==> flow/design.v <==
module axi_stream_insert_header #(
    parameter DATA_WD = 32,
    parameter DATA_BYTE_WD = DATA_WD / 8,
    parameter BYTE_CNT_WD = $clog2(DATA_BYTE_WD)
) (
    input clk,
    input rst_n,
    input valid_in,
    input [DATA_WD-1 : 0] data_in,
    input [DATA_BYTE_WD-1 : 0] keep_in,
    input last_in,
    output ready_in,
    output valid_out,
    output [DATA_WD-1 : 0] data_out,
    output [DATA_BYTE_WD-1 : 0] keep_out,
    output last_out,
    input ready_out,
    input valid_insert,
    input [DATA_WD-1 : 0] header_insert,
    input [DATA_BYTE_WD-1 : 0] keep_insert,
    input [BYTE_CNT_WD : 0] byte_insert_cnt,
    output ready_insert
);
function [BYTE_CNT_WD:0]count_1;
    input [DATA_BYTE_WD-1:0] data_in;
    reg [BYTE_CNT_WD:0]cnt,n;
begin
    cnt=0;
    for (n=0;n<DATA_BYTE_WD; n=n+1) begin
        if(data_in[n])
            cnt = cnt+1'b1; 
            count_1 =cnt;
    end
end
endfunction
localparam IDEL = 4'b0001;
localparam HAEDER_INSERT = 4'b0010;
localparam WAIT = 4'b0100;
localparam IN_OUT = 4'b1000;
reg [3:0] current_state;
reg [3:0] next_state;
reg [BYTE_CNT_WD : 0] byte_insert_cnt_temp;
reg [DATA_BYTE_WD-1 : 0] keep_insert_temp;
reg [DATA_WD-1:0] mem [0:4];
reg [1:0] addr_in;
reg [1:0] addr_out;
reg[4:0] cnt_temp;
reg [DATA_BYTE_WD-1 : 0] keepin_last;
wire [BYTE_CNT_WD:0] keepin_last_count;
wire [4:0] out_cnt ;
reg [2*DATA_WD-1 : 0] data_out_reg;
reg [2*DATA_BYTE_WD-1 : 0] keep_out_reg;
reg last_out_reg;
reg [4:0]cnt_out_temp;
    assign keepin_last_count = count_1(keepin_last); 
    assign ready_in = (current_state == HAEDER_INSERT || current_state==IN_OUT)?1'b1:1'b0;
    assign ready_insert = (current_state == IDEL)?1'b1:1'b0;
    assign valid_out = (current_state == IN_OUT)?1'b1:1'b0;
    assign out_cnt = (keepin_last_count+byte_insert_cnt_temp>DATA_BYTE_WD)?cnt_temp+1'b1:cnt_temp; 
    always @(posedge clk or negedge rst_n) begin
        if(!rst_n)begin
            current_state <= IDEL;
        end else begin
            current_state <= next_state;
        end
    end
    always @(*) begin
        next_state = IDEL;
        case (current_state)
            IDEL:begin
                if(valid_insert && ready_insert) 
                    next_state = HAEDER_INSERT;
                else 
                    next_state = IDEL;     
            end
            HAEDER_INSERT:begin
                if(ready_out && addr_in == 2'd3) 
                    next_state = IN_OUT;
                else if(addr_in == 2'd3)
                    next_state = WAIT; 
                else
                    next_state = HAEDER_INSERT;     
            end
            WAIT:begin
                if(valid_in && ready_out) 
                    next_state = IN_OUT;
                else 
                    next_state = WAIT;     
            end
            IN_OUT:begin
                if(last_out) 
                    next_state = IDEL;
                else 
                    next_state = IN_OUT;     
            end
            default: next_state = IDEL;
        endcase    
    end
    always @(posedge clk or negedge rst_n) begin
        if(!rst_n)begin
            byte_insert_cnt_temp <= 'b0;
            keep_insert_temp <= 'b0;
        end else if(valid_insert && ready_insert) begin
            byte_insert_cnt_temp <= byte_insert_cnt; 
            keep_insert_temp <= keep_insert;
        end else begin
            byte_insert_cnt_temp <= byte_insert_cnt_temp;
            keep_insert_temp <= keep_insert_temp;
        end
    end
    integer k;
    always @(posedge clk or negedge rst_n) begin
        if(!rst_n)begin
            addr_in <= 2'd0;
            cnt_temp <= 5'b0;
            keepin_last <= 'b0; 
            for(k=0;k<=4;k=k+1) 
               mem[k] <= 32'b0;        
        end else if(valid_insert && ready_insert && addr_in==2'd0) begin 
            addr_in <= addr_in + 1'b1;
            mem[addr_in] <= header_insert;
            cnt_temp <= 5'b0;
            keepin_last <= 'b0;
        end else if (valid_in && ready_in && last_in) begin 
            addr_in <= addr_in + 1'b1;
            mem[addr_in] <= data_in;
            cnt_temp <= cnt_temp + 1'b1;
            keepin_last <= keep_in;
        end else if (valid_in && ready_in) begin 
            addr_in <= addr_in + 1'b1;
            mem[addr_in] <= data_in;
            cnt_temp <= cnt_temp + 1'b1;
            keepin_last <= keepin_last;
        end else begin
            addr_in <= addr_in;
            cnt_temp <= cnt_temp;
            keepin_last <= keepin_last;
        end
    end
    always @(posedge clk or negedge rst_n) begin
        if(!rst_n)begin
            data_out_reg <= 'b0;
            keep_out_reg <= 'b0;
            last_out_reg <= 1'b0;
            addr_out <= 'b0;
            cnt_out_temp <= 'b0;
        end else if((current_state==HAEDER_INSERT || current_state==WAIT) && next_state == IN_OUT) begin 
            data_out_reg <= {mem[addr_out],mem[addr_out+1]} << (DATA_BYTE_WD - byte_insert_cnt)*8;
            keep_out_reg <= {DATA_BYTE_WD{1'b1}};
            last_out_reg <= 1'b0;
            addr_out <= addr_out + 1'b1;
            cnt_out_temp <= cnt_out_temp+1'b1;
        end else if (valid_out && ready_out) begin
            data_out_reg <= {mem[addr_out],mem[addr_out+1]} << (DATA_BYTE_WD - byte_insert_cnt)*8; 
            addr_out <= addr_out + 1'b1;
            cnt_out_temp <= cnt_out_temp+1'b1;
            if (cnt_out_temp == out_cnt-1'b1) begin
            last_out_reg <= 1'b1;
            keep_out_reg <= {keep_insert_temp,keepin_last} << (DATA_BYTE_WD - byte_insert_cnt);            
            end else begin                                                                                                                                           
            last_out_reg <= 1'b0;
            keep_out_reg <= {DATA_BYTE_WD{1'b1}};               
            end
        end else begin
            data_out_reg <= data_out_reg;
            keep_out_reg <= keep_out_reg;
            last_out_reg <= 1'b0;
            addr_out <= 'b0;
            cnt_out_temp <= 'b0;
        end
    end
    assign data_out = data_out_reg[2*DATA_WD-1:DATA_WD];
    assign keep_out = (out_cnt == cnt_temp)?keep_out_reg[2*DATA_BYTE_WD-1:DATA_BYTE_WD]:keep_out_reg[DATA_BYTE_WD-1:0];
    assign last_out = last_out_reg;
endmodule
export LEC_CHECK = 0
export ABC_AREA = 1
export CAP_MARGIN = 40
export CORE_ASPECT_RATIO = 0.5
export CORE_MARGIN = 2
export CORE_UTILIZATION = 72
export CTS_CLUSTER_DIAMETER = 374
export CTS_CLUSTER_SIZE = 98
export PLACE_DENSITY = 0.6
export SLEW_MARGIN = 20
export TNS_END_PERCENT = 20
create_clock -name core_clock -period 2.91 [get_ports {clk}]
run.sh (not shown) runs the stock make flow with config.mk's settings and CLKGATE_MAP_FILE=.
The starting point finished but fails on setup timing.
Then changed:
Settings changed: ABC_AREA 1 to default, CAP_MARGIN 40 to 20, CORE_ASPECT_RATIO 0.5 to default, CORE_UTILIZATION 72 to 40, CTS_CLUSTER_DIAMETER 374 to default, CTS_CLUSTER_SIZE 98 to default, TNS_END_PERCENT 20 to default.
Clock period 2.91 ns to 5.09 ns, I/O delays scaled along.
Effect: The new run finished clean; clock-buffer cell count decreases by 1; sequential share of layout area rose by 2.7 points; final cell count drops by 17%.
Then changed:
Settings changed: CORE_UTILIZATION 40 to 33.
Clock period 5.09 ns to 7.52 ns, I/O delays scaled along.
Result:
- routed wire length is higher by about 4.4%
- synthesized area is unchanged
- die size is higher by about 20%
- final area is about the same
- clock-buffer cell count is higher by 2
- power is lower by 32%
- worst setup slack gets better by 1700 ps
- core utilization is lower by 9.1 points
- clock skew stays flat
Then changed:
Settings changed: CORE_UTILIZATION 33 to 40.
Clock period 7.52 ns to 5.5 ns, I/O delays scaled along.
=> The changed run completed without violations; worst hold slack stays flat; synthesized area is unchanged; wire length fell by 1.4%; setup slack is worse by 1500 ps; combinational power rose by 36%; register-to-register slack degrades by 1900 ps; via count increases by 0.75%.
Power is estimated from default activity; no workload was simulated.
